## exp/xenon
==> flow/design.v <==
module multicycle_arithmetic(
    input clk, rst, start, 
    input [1:0] op, 
    input [7:0] a, b, 
    output reg done, 
    output reg [15:0] result
);
    reg [2:0] state;
    parameter IDLE = 3'b000, LOAD = 3'b001, ADD = 3'b010, SUB = 3'b011, 
              MUL = 3'b100, DIV = 3'b101, DONE = 3'b110;
    always @(posedge clk or posedge rst) begin
        if (rst) begin
            state <= IDLE;
            done <= 0;
            result <= 0;
        end else begin
            case (state)
                IDLE: begin
                    done <= 0;
                    if (start) state <= LOAD;
                end
                LOAD: begin
                    case (op)
                        2'b00: state <= ADD;
                        2'b01: state <= SUB;
                        2'b10: state <= MUL;
                        2'b11: state <= DIV;
                        default: state <= DONE;
                    endcase
                end
                ADD: begin
                    result <= a + b;
                    state <= DONE;
                end
                SUB: begin
                    result <= a - b;
                    state <= DONE;
                end
                MUL: begin
                    result <= a * b;
                    state <= DONE;
                end
                DIV: begin
                    result <= (b != 0) ? a / b : 16'hFFFF;  
                    state <= DONE;
                end
                DONE: begin
                    done <= 1;
                    state <= IDLE;
                end
                default: state <= IDLE;
            endcase
        end
    end
endmodule
make LEC_CHECK=0 ABC_AREA=1 CAP_MARGIN=5 CORE_MARGIN=2 CORE_UTILIZATION=72 CTS_CLUSTER_DIAMETER=197 CTS_CLUSTER_SIZE=67 PLACE_DENSITY=0.36 SETUP_SLACK_MARGIN=0.42 SLEW_MARGIN=20 finish   # period 15.6 ns
run.sh (not shown) runs the stock make flow with config.mk's settings and CLKGATE_MAP_FILE=.
exp/xenon: aborted in detailed placement (tool error)
Setup changes, exp/xenon to exp/zinc
- clearing CTS_CLUSTER_SIZE, which used to be 67
- clearing SETUP_SLACK_MARGIN, which used to be 0.42
- clearing PLACE_DENSITY, which used to be 0.36
- clearing CTS_CLUSTER_DIAMETER, which used to be 197
- swapping 72 for 40 in CORE_UTILIZATION
- putting CORE_ASPECT_RATIO at 1.35 where nothing was set
- swapping 5 for 15 in CAP_MARGIN
- swapping 15.6 for 35.0 in the clock period (ns, I/O delays scaled along)
## What came out
The final layout from exp/zinc, which completed every stage, passed the timing, design-rule and antenna checks at the end of the flow. Looking at global placement routability congestion across exp/xenon and exp/zinc, the one that comes out lower is exp/zinc. Reported for exp/xenon and exp/zinc, summed instance area of the synthesized netlist turned out identical to the last digit. Delta (exp/zinc minus exp/xenon): chip area estimate from yosys synthesis did not really move, fraction of synthesized cell area in xor and xnor cells level, vertical extent of the die went up about 54%, die outline width rose 15%. exp/zinc vs exp/xenon, number of standard-cell rows in the floorplan went up by 23. On exp/zinc: share of the core filled by cells before placement is 33 points lower than what exp/xenon gave. Compare exp/xenon and exp/zinc | core footprint lower: exp/xenon. Reported for exp/xenon and exp/zinc, flip-flop and latch count after synthesis turned out identical to the last digit. Compared with exp/xenon, exp/zinc degrades chip area.
Changes in exp/violet relative to exp/zinc:
- putting TNS_END_PERCENT at 25 where nothing was set
- putting CTS_CLUSTER_SIZE at 100 where nothing was set
- clearing CORE_ASPECT_RATIO, which used to be 1.35
- swapping 40 for 59 in CORE_UTILIZATION
- swapping 15 for 20 in CAP_MARGIN
- swapping 20 for 0 in SLEW_MARGIN
- putting CTS_CLUSTER_DIAMETER at 290 where nothing was set
- putting SETUP_SLACK_MARGIN at -1.62 where nothing was set
--- outcome ---
Result for exp/violet and exp/zinc: all clean. On final clock period utilization by the worst path: between exp/violet and exp/zinc, it ends up lower for exp/zinc. The final reports for exp/violet and exp/zinc show count of clock-buffer cells in the layout lower in the former. Lower final worst-path setup slack among exp/violet and exp/zinc: exp/violet. NOTE: non-clock buffer count in exp/violet falls short of that of exp/zinc. Comparing exp/violet against exp/zinc, there is no change at all in post-synthesis async set-or-reset flop share.
#### Input delta (exp/lagoon over exp/violet)
- swapping 59 for 26 in CORE_UTILIZATION
- swapping 0 for 5 in SLEW_MARGIN
- clearing TNS_END_PERCENT, which used to be 25
- clearing CTS_CLUSTER_DIAMETER, which used to be 290
- putting HOLD_SLACK_MARGIN at -0.08 where nothing was set
- swapping 100 for 15 in CTS_CLUSTER_SIZE
- swapping -1.62 for -1.53 in SETUP_SLACK_MARGIN
Notes after the runs:
Compared with exp/violet, exp/lagoon shows data arrival time of the worst path higher by 80 ps. There was hardly any difference in number of H-tree levels between exp/lagoon and exp/violet. Compare exp/lagoon and exp/violet | met2 capacity usage during global routing lower: exp/lagoon. Against exp/violet, exp/lagoon comes in 1800 microns higher on total half-perimeter wirelength after legalization and detailed placement. The final reports for exp/lagoon and exp/violet show minimum clock period higher in the former.
--- input diff exp/lagoon..exp/umber ---
- CORE_ASPECT_RATIO newly set to 1.35
- HOLD_SLACK_MARGIN removed (was -0.08)
- CORE_UTILIZATION changed from 26 to 53
- GPL_TIMING_DRIVEN newly set to 0
- CAP_MARGIN changed from 20 to 15
- CTS_CLUSTER_SIZE removed (was 15)
- PLACE_DENSITY_LB_ADDON newly set to 0.06
- CORE_MARGIN changed from 2 to 6
- SLEW_MARGIN changed from 5 to 20
- TNS_END_PERCENT newly set to 70
- SETUP_SLACK_MARGIN changed from -1.53 to 5.0
exp/umber completed end to end with timing, DRC and antenna clean. On global routing usage on met2: between exp/umber and exp/lagoon, it ends up lower for exp/lagoon. exp/umber has worst setup slack above what exp/lagoon had. [diff] tightest hold margin, exp/umber relative to exp/lagoon: regression. Design area (exp/umber over exp/lagoon): increase, 1600 sq um. Delta (exp/umber minus exp/lagoon): highest attainable clock frequency grew by about 5%, non-clock buffer count up 135.
What exp/garnet does differently from exp/umber at the input level:
- CELL_PAD_IN_SITES_DETAIL_PLACEMENT now 2, previously not set
- CAP_MARGIN now 25, was 15
- CORE_MARGIN now 2, was 6
- SLEW_MARGIN now 15, was 20
- TNS_END_PERCENT no longer set, was 70
- SETUP_SLACK_MARGIN no longer set, was 5.0
- PLACE_DENSITY_LB_ADDON now 0.26, was 0.06
- GPL_TIMING_DRIVEN no longer set, was 0
- CTS_CLUSTER_SIZE now 33, previously not set
- CORE_ASPECT_RATIO no longer set, was 1.35
- CORE_UTILIZATION now 60, was 53
Notes after the runs:
- exp/garnet: it failed with a tool error in detailed placement, so there are no final results.
- Final weighted congestion in routability-driven placement: higher on exp/umber
- Core area for exp/garnet: about 10% down relative to exp/umber
- Re fraction of synthesis flops using an asynchronous set or reset pin: no difference whatsoever between exp/garnet and exp/umber.
- Die width ends up lower on exp/umber.
- Diff exp/umber -> exp/garnet: effective utilization at floorplan shows an increase of 6.4 points, number of primary I/O pins shows no meaningful change.
- Looking at height of the die, exp/garnet sits below exp/umber.
- exp/garnet does better than exp/umber on die footprint.

## pepper
// multicycle_arithmetic: RTL as listed in full above, without the edits since
Settings: LEC_CHECK=0, ABC_AREA=1, CAP_MARGIN=0, CORE_MARGIN=2, CORE_UTILIZATION=72, CTS_CLUSTER_SIZE=89, HOLD_SLACK_MARGIN=0.29, PLACE_DENSITY_LB_ADDON=0.22, SETUP_SLACK_MARGIN=-2.0, SLEW_MARGIN=20, TNS_END_PERCENT=35; clock period 30.0 ns.
pepper is listed as incomplete: the tool reported an error in 4_1_cts and the run ended there.
Setup changes, pepper to quartz
Settings: CTS_CLUSTER_DIAMETER now 238, previously not set; PLACE_DENSITY_LB_ADDON no longer set, was 0.22; CTS_CLUSTER_SIZE no longer set, was 89; SLEW_MARGIN now 5, was 20; TNS_END_PERCENT no longer set, was 35; CAP_MARGIN now 40, was 0; CORE_UTILIZATION now 69, was 72; the clock period (ns, I/O delays scaled along) now 30.9, was 30.0.
Findings:
[flow] quartz | stages: complete | final checks: fail | reason: negative setup slack
For the post-placement cell count, quartz came in 42 lower than pepper did.
quartz vs. pepper: row count saw an increase; adder and majority cell fraction of the synthesized area saw little to no change; async set-reset flop share out of synthesis saw little to no change; average size of a mapped cell saw little to no change; synthesized area saw little to no change.
Looking at pre-placement core utilization, quartz sits 3.2 points lower than pepper does.
Total half-perimeter wirelength after legalization and detailed placement, pepper and quartz, lower one = quartz.
Global placer's final weighted congestion, pepper and quartz, lower one = quartz.
As far as quantity of I/O buffers inserted on ports goes, pepper and quartz are indistinguishable; the numbers are identical.
quartz has die area above what pepper had.
Setup changes, quartz to onyx
Settings: putting CTS_CLUSTER_SIZE at 38 where nothing was set; swapping 69 for 68 in CORE_UTILIZATION; swapping 30.9 for 26.8 in the clock period (ns, I/O delays scaled along).
==> comparison <==
Higher height of the die was reported by onyx, not quartz. Relative to quartz, die area increased by 1.4% in onyx. Against quartz, total core area in onyx rose slightly. Delta (onyx minus quartz): worst-case setup slack after placement shows a reduction of 3.67 ns, cell count after synthesis now sits at about the same level, number of placed instances with taps included up 96. Yosys chip area came out exactly the same in quartz and onyx. quartz has lower half-perimeter wire length of the detailed placement result than onyx. Width of the chip for onyx is higher than for quartz. FAIL onyx @ 4_1_cts: tool exited with error.
#### Input delta (cedar over onyx)
Settings: CTS_CLUSTER_DIAMETER removed (was 238); CTS_CLUSTER_SIZE removed (was 38); HOLD_SLACK_MARGIN removed (was 0.29); CAP_MARGIN changed from 40 to 20; CORE_UTILIZATION changed from 68 to 62; ABC_AREA removed (was 1); SETUP_SLACK_MARGIN removed (was -2.0); SLEW_MARGIN changed from 5 to 20; the clock period (ns, I/O delays scaled along) changed from 26.8 to 35.7.
Findings:
No stage failed in cedar, and the final checks on the layout all came back clean. Between onyx and cedar, the flow reports synthesized area per cell increasing by more than 10%. In the metrics for onyx and cedar, the one carrying the lower simple-gate share of the synthesized area is cedar. cedar ends up with a complex-gate fraction of the synthesized area that is 12 points higher than in onyx. Measured against cedar, the die area of onyx comes out at 0.929 times the reference value. Changes observed in cedar relative to onyx: post-synthesis chip area from yosys shows a reduction of 150 µm²; number of placed instances, taps included shows a reduction of 26%. cedar gives less combined area of all synthesized cells than onyx did.
--- input diff cedar..amber ---
Settings: an added CTS_CLUSTER_SIZE of 37; a change of CORE_UTILIZATION from 62 to 70; an added CTS_CLUSTER_DIAMETER of 218; a change of the clock period (ns, I/O delays scaled along) from 35.7 to 32.5.
## What came out
amber vs cedar — die height dropped by a few percent. NOTE die area cedar->amber decreased by more than 10%. Of amber and cedar, only amber fails to reach the end of the flow. Per the comparison of amber with cedar, netlist area before placement level, fraction of the yosys area taken by sequential cells closely matched the old numbers, yosys stat chip area roughly the same, floorplan-stage core utilization higher, post-placement worst setup slack dropped 0.95 ns. Synthesized cell count: amber vs cedar, no meaningful difference. Row count ends up lower on amber. Half-perimeter wire length of the detailed placement result for amber is higher than for cedar.
What ember does differently from amber at the input level:
Settings: putting SETUP_SLACK_MARGIN at 5.0 where nothing was set; clearing CTS_CLUSTER_DIAMETER, which used to be 218; clearing CTS_CLUSTER_SIZE, which used to be 37; swapping 70 for 40 in CORE_UTILIZATION; swapping 32.5 for 34.5 in the clock period (ns, I/O delays scaled along).
==> results <==
- ember completed every stage of the flow, and the final layout passed the timing, design-rule and antenna checks.
- amber never completed; the flow aborted with a tool error in 4_1_cts.
- In the tables for amber and ember, final estimated routing congestion in global placement reads lower with ember.
- ember improves on amber in post-placement setup slack.
- From ember to amber, distinct cell type count of the synthesized netlist did not move at all.
- Standard-cell row count (ember / amber): 1.3
- Diff amber -> ember | die extent in x | up by more than a quarter
- Compared with amber, in ember die height +31%; area enclosed by the die boundary +72%.

Setup of run A:
Starts from the design.v that is shown in full above.
Settings: LEC_CHECK=0, CAP_MARGIN=20, CORE_MARGIN=2, CORE_UTILIZATION=58, SETUP_SLACK_MARGIN=-2.0, SLEW_MARGIN=20, TNS_END_PERCENT=5; clock period 28.4 ns.
Run status, run A: aborted in global routing (5_1_grt), error GRT-0232
For run B, these inputs were changed with respect to run A:
- SETUP_SLACK_MARGIN no longer set, was -2.0
- CORE_UTILIZATION now 40, was 58
- TNS_END_PERCENT no longer set, was 5
- the clock period (ns, I/O delays scaled along) now 34.5, was 28.4
### Flow results
Run B went all the way through the flow, and no timing, DRC or antenna check failed. Run A is listed as incomplete: the tool reported an error in global routing (5_1_grt) and the run ended there. [diff] setup slack after placement, run B relative to run A: improvement. The final reports for run B and run A show final weighted congestion of routability-driven global placement lower in the former. Run A → run B: overall chip area shows an increase of about 43%, placed standard-cell area shows a reduction of about 14%, hold buffer count at CTS shows no meaningful change. Comparing run B against run A, there is no change at all in number of library cell types mapped by synthesis. Delta (run B minus run A): synthesized chip area reported by yosys has remained practically unchanged, floorplan die width increased 20%, die outline height went up by 20%.
The inputs of run C differ from those of run B as listed below.
- CORE_UTILIZATION: 40 -> 15
- the clock period (ns, I/O delays scaled along): 34.5 -> 35.7
### Flow results
The clock edge transition at the registers on the reported setup and hold paths was comparable across run B and run C.
Minimum setup slack after placement: run C vs run B up 0.39 ns
The fraction of area in non-clock buffers of run C is lower than that of run B.
The run showing the greater vertical die dimension is run C.
Run C: met3 routed wirelength is 400 um lower than what run B reported.
Of run C and run B, it is run C that has the lower global-route usage.
Comparing run C against run B, there is no change at all in count of pins on the block boundary.

## try-harbor
Starts from the design.v that is shown in full above.
make LEC_CHECK=0 CAP_MARGIN=20 CORE_MARGIN=2 CORE_UTILIZATION=40 SLEW_MARGIN=20 finish   # period 35.0 ns
In summary, try-harbor completed successfully, with a layout that passed the timing, design-rule and antenna checks.
Edits applied to the flow inputs when going from try-harbor to try-indigo:
--- a/flow/config.mk
+++ b/flow/config.mk
@@ -9,3 +9,7 @@
 export CORE_MARGIN = 2
-export CORE_UTILIZATION = 40
+export CORE_UTILIZATION = 59
+export CTS_CLUSTER_SIZE = 15
+export HOLD_SLACK_MARGIN = -0.08
+export SETUP_SLACK_MARGIN = -1.64
 export SLEW_MARGIN = 20
+export TNS_END_PERCENT = 5
[summary]
[flow] try-indigo | stages: complete | final checks: fail | reason: setup timing
Comparing try-harbor and try-indigo, the lower final period utilization was measured on try-harbor.
From try-harbor to try-indigo the numbers moved as follows: sequential fraction of total cell area increased 0.54 points, worst path required time essentially unchanged, number of clock buffers inserted by TritonCTS essentially unchanged, sum of met3 wire segment lengths after detailed routing increased about 44%.
Relative to try-harbor, the final cell area reported for try-indigo is lower.
Summary — setup slack, try-indigo relative to try-harbor: lower, by 1000 ps.
Final estimated routing congestion in global placement is higher on try-indigo
For try-garnet, these inputs were changed with respect to try-indigo:
--- a/flow/config.mk
+++ b/flow/config.mk
@@ -9,7 +9,5 @@
 export CORE_MARGIN = 2
-export CORE_UTILIZATION = 59
+export CORE_UTILIZATION = 26
 export CTS_CLUSTER_SIZE = 15
 export HOLD_SLACK_MARGIN = -0.08
-export SETUP_SLACK_MARGIN = -1.64
 export SLEW_MARGIN = 20
-export TNS_END_PERCENT = 5
- try-garnet completed end to end with timing, DRC and antenna clean.
- try-garnet — aggregate global-route resource usage 17 points lower, try-indigo as reference
- Clock period minus final worst setup slack delta (try-garnet − try-indigo): favourable
- Well-tap cell count came out higher on try-garnet than on try-indigo.
- Compared with try-indigo, try-garnet shows a maximum fanout along the worst path that is 5 lower.
- try-indigo → try-garnet: register-to-register slack fell 250 ps; aggregate global routing overflow roughly the same.
What try-delta does differently from try-garnet at the input level:
--- a/flow/config.mk
+++ b/flow/config.mk
@@ -7,7 +7,10 @@
 export LEC_CHECK = 0
-export CAP_MARGIN = 20
-export CORE_MARGIN = 2
-export CORE_UTILIZATION = 26
-export CTS_CLUSTER_SIZE = 15
-export HOLD_SLACK_MARGIN = -0.08
-export SLEW_MARGIN = 20
+export ABC_AREA = 0
+export CAP_MARGIN = 25
+export CELL_PAD_IN_SITES_DETAIL_PLACEMENT = 2
+export CORE_MARGIN = 7
+export CORE_UTILIZATION = 60
+export CTS_CLUSTER_SIZE = 33
+export GPL_ROUTABILITY_DRIVEN = 0
+export PLACE_DENSITY_LB_ADDON = 0.26
+export SLEW_MARGIN = 15
Between try-garnet and try-delta, the flow reports x dimension of the die decreasing by more than a quarter. Sort try-garnet and try-delta by area of the placeable core asc -> top: try-delta. Status(try-delta) = ERROR, stage = detailed placement. Core utilization before placement for try-delta: 36 points up relative to try-garnet.
